Setup of run 1:
==> flow/design.v (excerpt) <==
module adaptive_pe #(
    parameter integer MAX_WIDTH = 64,
    parameter integer MAX_ACC_WIDTH = 20   
)(
    input  wire                         clk,
    input  wire                         reset,
    input  wire                         ce,
    input  wire                         accumulate,
    input  wire                         test_mode,
    input  wire [2:0]                   precision_mode,
    input  wire [MAX_WIDTH-1:0]         weight_in,
    input  wire [MAX_WIDTH-1:0]         activation_in,
    input  wire [MAX_WIDTH-1:0]         mask_in,
    output reg  [MAX_ACC_WIDTH-1:0]     accumulated_sum,
    output wire                         clock_gated,
    output wire                         computation_skipped,
    output wire [2:0]                   active_precision   
);
Size in the first run: ~3,500 cells after synthesis, roughly 20 flip-flops.
==> flow/config.mk <==
export PLATFORM = sky130hd
export DESIGN_NAME = adaptive_pe
export DESIGN_NICKNAME = adaptive_pe
export VERILOG_FILES = /design/flow/design.v
export SDC_FILE = /design/flow/constraint.sdc
export NUM_CORES = 4
export LEC_CHECK = 0
export CAP_MARGIN = 20
export CORE_MARGIN = 2
export CORE_UTILIZATION = 72
export CTS_CLUSTER_SIZE = 34
export SLEW_MARGIN = 20
==> flow/constraint.sdc <==
create_clock -name core_clock -period 11.5 [get_ports {clk}]
set_input_delay 2.3000 -clock core_clock [delete_from_list [all_inputs] [get_ports {clk}]]
set_output_delay 2.3000 -clock core_clock [all_outputs]
set_load 0.01 [all_outputs]
run.sh (not shown) runs the stock make flow with config.mk's settings and CLKGATE_MAP_FILE=.
Run 1 never completed, since it errored out during global routing.
Setup changes, run 1 to run 2
Settings: CORE_UTILIZATION: 72 -> 66; CTS_CLUSTER_SIZE: 34 -> unset; SETUP_SLACK_MARGIN: unset -> 2.09; the clock period (ns, I/O delays scaled along): 11.5 -> 8.38.
### Flow results
- Summary of run 2 over run 1: number of buffers added for setup after CTS went up by 36%; number of core rows went up by about 5%; count of flip-flops with a built-in enable after synthesis was more or less identical; core utilization before placement went down by 6.5 points; instance area after placement went up by about 2.7%.
- Min pre-CTS setup slack across run 2 and run 1: run 2
- Die: run 2 bigger than run 1
- Width of the chip: run 2 > run 1
- Final checks on run 2, whose flow otherwise completed, came back failing, citing setup timing.
- Diff run 2 and run 1: HPWL reported at the end of detailed placement lower in run 1
## Diff of input files: run 3 against run 2
Settings: PLACE_DENSITY_LB_ADDON newly set to 0.01; CORE_UTILIZATION changed from 66 to 71; MAX_ROUTING_LAYER newly set to met4; CTS_CLUSTER_DIAMETER newly set to 227; CTS_CLUSTER_SIZE newly set to 75.
### Flow results
For run 3, the flow was terminated by a tool error in global routing and produced no final design. In run 3 relative to run 2, count of standard-cell rows had gone down by a few percent. Run 2 -> run 3: maximum buffer depth of the clock tree delta 0, exact match. Delta (run 3 minus run 2): post-CTS resize count rose 220, die area decreased by about 7% relative to the old numbers, number of I/O pins saw little to no change.
### run 3 -> run 4
Settings: changing CTS_CLUSTER_DIAMETER from 227 to 276; removing SETUP_SLACK_MARGIN (formerly 2.09); changing CORE_UTILIZATION from 71 to 38; changing CTS_CLUSTER_SIZE from 75 to 100; removing PLACE_DENSITY_LB_ADDON (formerly 0.01); removing MAX_ROUTING_LAYER (formerly met4); changing the clock period (ns, I/O delays scaled along) from 8.38 to 13.0.
Findings:
Summary across run 3 and run 4: the single failing run is run 3. Stage in which a tool error killed run 3: global routing. On number of distinct library cell variants in the gate-level netlist after synthesis, run 3 tracks run 4 almost exactly. Area after synthesis came out exactly the same in run 3 and run 4. Sort run 3 and run 4 by final weighted congestion in routability-driven placement desc -> top: run 3. Run 3 → run 4: row count now larger, total half-perimeter wirelength after legalization and detailed placement now larger. Changes observed in run 4 relative to run 3: area after detailed placement dropped about 7%; die extent in y moved up; die span in x up about 36%.
The following lists how run 5 was set up differently from run 4:
Settings: CORE_UTILIZATION: 38 -> 72; CTS_CLUSTER_DIAMETER: 276 -> unset; MAX_ROUTING_LAYER: unset -> met4; CTS_CLUSTER_SIZE: 100 -> 34; the clock period (ns, I/O delays scaled along): 13.0 -> 11.2.
Cmp run 4 and run 5 / vertical extent of the die / lower: run 5
Taking run 4 as the reference, in run 5 count of library flops with an enable pin closely matched the old numbers, worst-case setup slack after placement decreased by 1.13 ns relative to the old numbers, standard-cell row count decreased by 28% relative to the old numbers.
Diff run 4 -> run 5: post-synthesis share of cell area spent on and-or and or-and gates about even, buffer count from post-CTS setup fixing rose 72.
Run 5 did not make it past global routing, where a tool error ended it.
Taking run 4 as the reference, in run 5 yosys stat chip area was more or less identical; number of placed cells counting well taps went down by 3.5%; number of buffers added on ports was more or less identical.
Die area | run 5 below run 4
Run 5 has final RePlAce weighted congestion above what run 4 had.

---

== v2 ==
The RTL this note starts from:
==> flow/design.v <==
`timescale 1ns / 1ps
module sparse_detector #(
    parameter WORD_SIZE = 64
)(
    input  wire [WORD_SIZE-1:0] data_in,
    output wire                 is_zero,     
    output wire                 is_sparse    
);
    assign is_zero = (data_in == {WORD_SIZE{1'b0}});
    function integer count_ones;
        input [WORD_SIZE-1:0] v;
        integer i, cnt;
        begin
            cnt = 0;
            for (i = 0; i < WORD_SIZE; i = i + 1)
                cnt = cnt + v[i];
            count_ones = cnt;
        end
    endfunction
    wire [6:0] ones_count = count_ones(data_in);
    assign is_sparse = (ones_count < (WORD_SIZE / 10));
endmodule
`timescale 1ns / 1ps
module adaptive_pe #(
    parameter integer MAX_WIDTH = 64,
    parameter integer MAX_ACC_WIDTH = 20   
)(
    input  wire                         clk,
    input  wire                         reset,
    input  wire                         ce,
    input  wire                         accumulate,
    input  wire                         test_mode,
    input  wire [2:0]                   precision_mode,
    input  wire [MAX_WIDTH-1:0]         weight_in,
    input  wire [MAX_WIDTH-1:0]         activation_in,
    input  wire [MAX_WIDTH-1:0]         mask_in,
    output reg  [MAX_ACC_WIDTH-1:0]     accumulated_sum,
    output wire                         clock_gated,
    output wire                         computation_skipped,
    output wire [2:0]                   active_precision   
);
    reg [6:0] active_bits;       
    reg [5:0] parallel_ops;      
    reg [8:0] max_value;         
    always @(*) begin
        case (precision_mode)
            3'b000: begin   
                active_bits = 7'd64;
                parallel_ops = 6'd64;
                max_value = 9'd1;
            end
            3'b001: begin   
                active_bits = 7'd64;
                parallel_ops = 6'd32;
                max_value = 9'd3;
            end
            3'b010: begin   
                active_bits = 7'd64;
                parallel_ops = 6'd16;
                max_value = 9'd15;
            end
            3'b011: begin   
                active_bits = 7'd64;
                parallel_ops = 6'd8;
                max_value = 9'd255;
            end
            default: begin   
                active_bits = 7'd64;
                parallel_ops = 6'd64;
                max_value = 9'd1;
            end
        endcase
    end
    assign active_precision = precision_mode;
    wire weight_is_zero, activation_is_zero;
    wire weight_is_sparse, activation_is_sparse;
    sparse_detector #(
        .WORD_SIZE(MAX_WIDTH)
    ) weight_detector (
        .data_in(weight_in),
        .is_zero(weight_is_zero),
        .is_sparse(weight_is_sparse)
    );
    sparse_detector #(
        .WORD_SIZE(MAX_WIDTH)
    ) activation_detector (
        .data_in(activation_in),
        .is_zero(activation_is_zero),
        .is_sparse(activation_is_sparse)
    );
    wire skip_compute = weight_is_zero || activation_is_zero;
    assign computation_skipped = skip_compute && ce;
    wire pe_enable = ce && !skip_compute;
    wire acc_enable = pe_enable || test_mode;
    assign clock_gated = !pe_enable;
    reg [MAX_ACC_WIDTH-1:0] compute_result;
    always @(*) begin
        case (precision_mode)
            3'b000: compute_result = compute_1bit();
            3'b001: compute_result = compute_2bit();
            3'b010: compute_result = compute_4bit();
            3'b011: compute_result = compute_8bit();
            default: compute_result = {MAX_ACC_WIDTH{1'b0}};
        endcase
    end
    function [MAX_ACC_WIDTH-1:0] compute_1bit;
        reg [MAX_WIDTH-1:0] xnor_result;
        integer i, count;
        begin
            xnor_result = ~(weight_in ^ activation_in) & mask_in;
            count = 0;
            for (i = 0; i < MAX_WIDTH; i = i + 1) begin
                count = count + xnor_result[i];
            end
            compute_1bit = count[MAX_ACC_WIDTH-1:0];
        end
    endfunction
    function [MAX_ACC_WIDTH-1:0] compute_2bit;
        integer i;
        reg [1:0] w, a;
        reg [3:0] product;
        integer sum;
        begin
            sum = 0;
            for (i = 0; i < 32; i = i + 1) begin
                w = weight_in[i*2 +: 2];
                a = activation_in[i*2 +: 2];
                product = w * a;   
                sum = sum + product;
            end
            compute_2bit = sum[MAX_ACC_WIDTH-1:0];
        end
    endfunction
    function [MAX_ACC_WIDTH-1:0] compute_4bit;
        integer i;
        reg [3:0] w, a;
        reg [7:0] product;
        integer sum;
        begin
            sum = 0;
            for (i = 0; i < 16; i = i + 1) begin
                w = weight_in[i*4 +: 4];
                a = activation_in[i*4 +: 4];
                product = w * a;   
                sum = sum + product;
            end
            compute_4bit = sum[MAX_ACC_WIDTH-1:0];
        end
    endfunction
    function [MAX_ACC_WIDTH-1:0] compute_8bit;
        integer i;
        reg [7:0] w, a;
        reg [15:0] product;
        integer sum;
        begin
            sum = 0;
            for (i = 0; i < 8; i = i + 1) begin
                w = weight_in[i*8 +: 8];
                a = activation_in[i*8 +: 8];
                product = w * a;   
                sum = sum + product;
            end
            compute_8bit = sum[MAX_ACC_WIDTH-1:0];
        end
    endfunction
    always @(posedge clk or posedge reset) begin
        if (reset) begin
            accumulated_sum <= {MAX_ACC_WIDTH{1'b0}};
        end else if (acc_enable) begin
            if (!accumulate) begin
                accumulated_sum <= {MAX_ACC_WIDTH{1'b0}};
            end else begin
                accumulated_sum <= accumulated_sum + compute_result;
            end
        end
    end
endmodule
export LEC_CHECK = 0
export CAP_MARGIN = 20
export CORE_MARGIN = 2
export CORE_UTILIZATION = 72
export CTS_CLUSTER_DIAMETER = 323
export CTS_CLUSTER_SIZE = 41
export MAX_ROUTING_LAYER = met4
export SLEW_MARGIN = 20
create_clock -name core_clock -period 11.5 [get_ports {clk}]
In the summary table, v2 is marked failed, with error GRT-0232 raised in global routing (5_1_grt).
Changes in v24 relative to v2:
Settings: CTS_CLUSTER_DIAMETER: 323 -> unset; MAX_ROUTING_LAYER: met4 -> unset; CTS_CLUSTER_SIZE: 41 -> unset; CORE_UTILIZATION: 72 -> 40; the clock period (ns, I/O delays scaled along): 11.5 -> 12.8.
[summary]
- v24 vs v2 — area of the core climbed by more than half
- v24: no failed stages, no open violations at the end
- As far as area after synthesis goes, v24 and v2 are indistinguishable; the numbers are identical.
- Measured against v2, the chip width of v24 comes out at 1.3 times the reference value.
- Reported for v24 and v2, simple-gate portion of the synthesized area turned out identical to the last digit.
- v2 → v24: share of the core filled by cells before placement -33 points, number of placement rows shows an increase of about 35%.
Relative to v24, the following input files were edited for v41:
Settings: a change of CORE_UTILIZATION from 40 to 72; an added ABC_AREA of 1; an added CORE_ASPECT_RATIO of 1.43; an added CTS_CLUSTER_SIZE of 99; a change of the clock period (ns, I/O delays scaled along) from 12.8 to 4.43.
## What came out
v41: it failed during global routing (5_1_grt), and the tool reported GRT-0116.
v41 vs. v24: die height shows a reduction of 8.7%, site row count shows a reduction of about 9%.
v41 vs v24 — net count entering floorplan rose 690.
Per the comparison of v41 with v24, synthesized cell count went up by 690; number of buffers added for setup after CTS higher; pre-CTS setup slack down 5.73 ns.
v41 — area share of fa/ha/maj cells after synthesis 3.1 points lower, v24 as reference
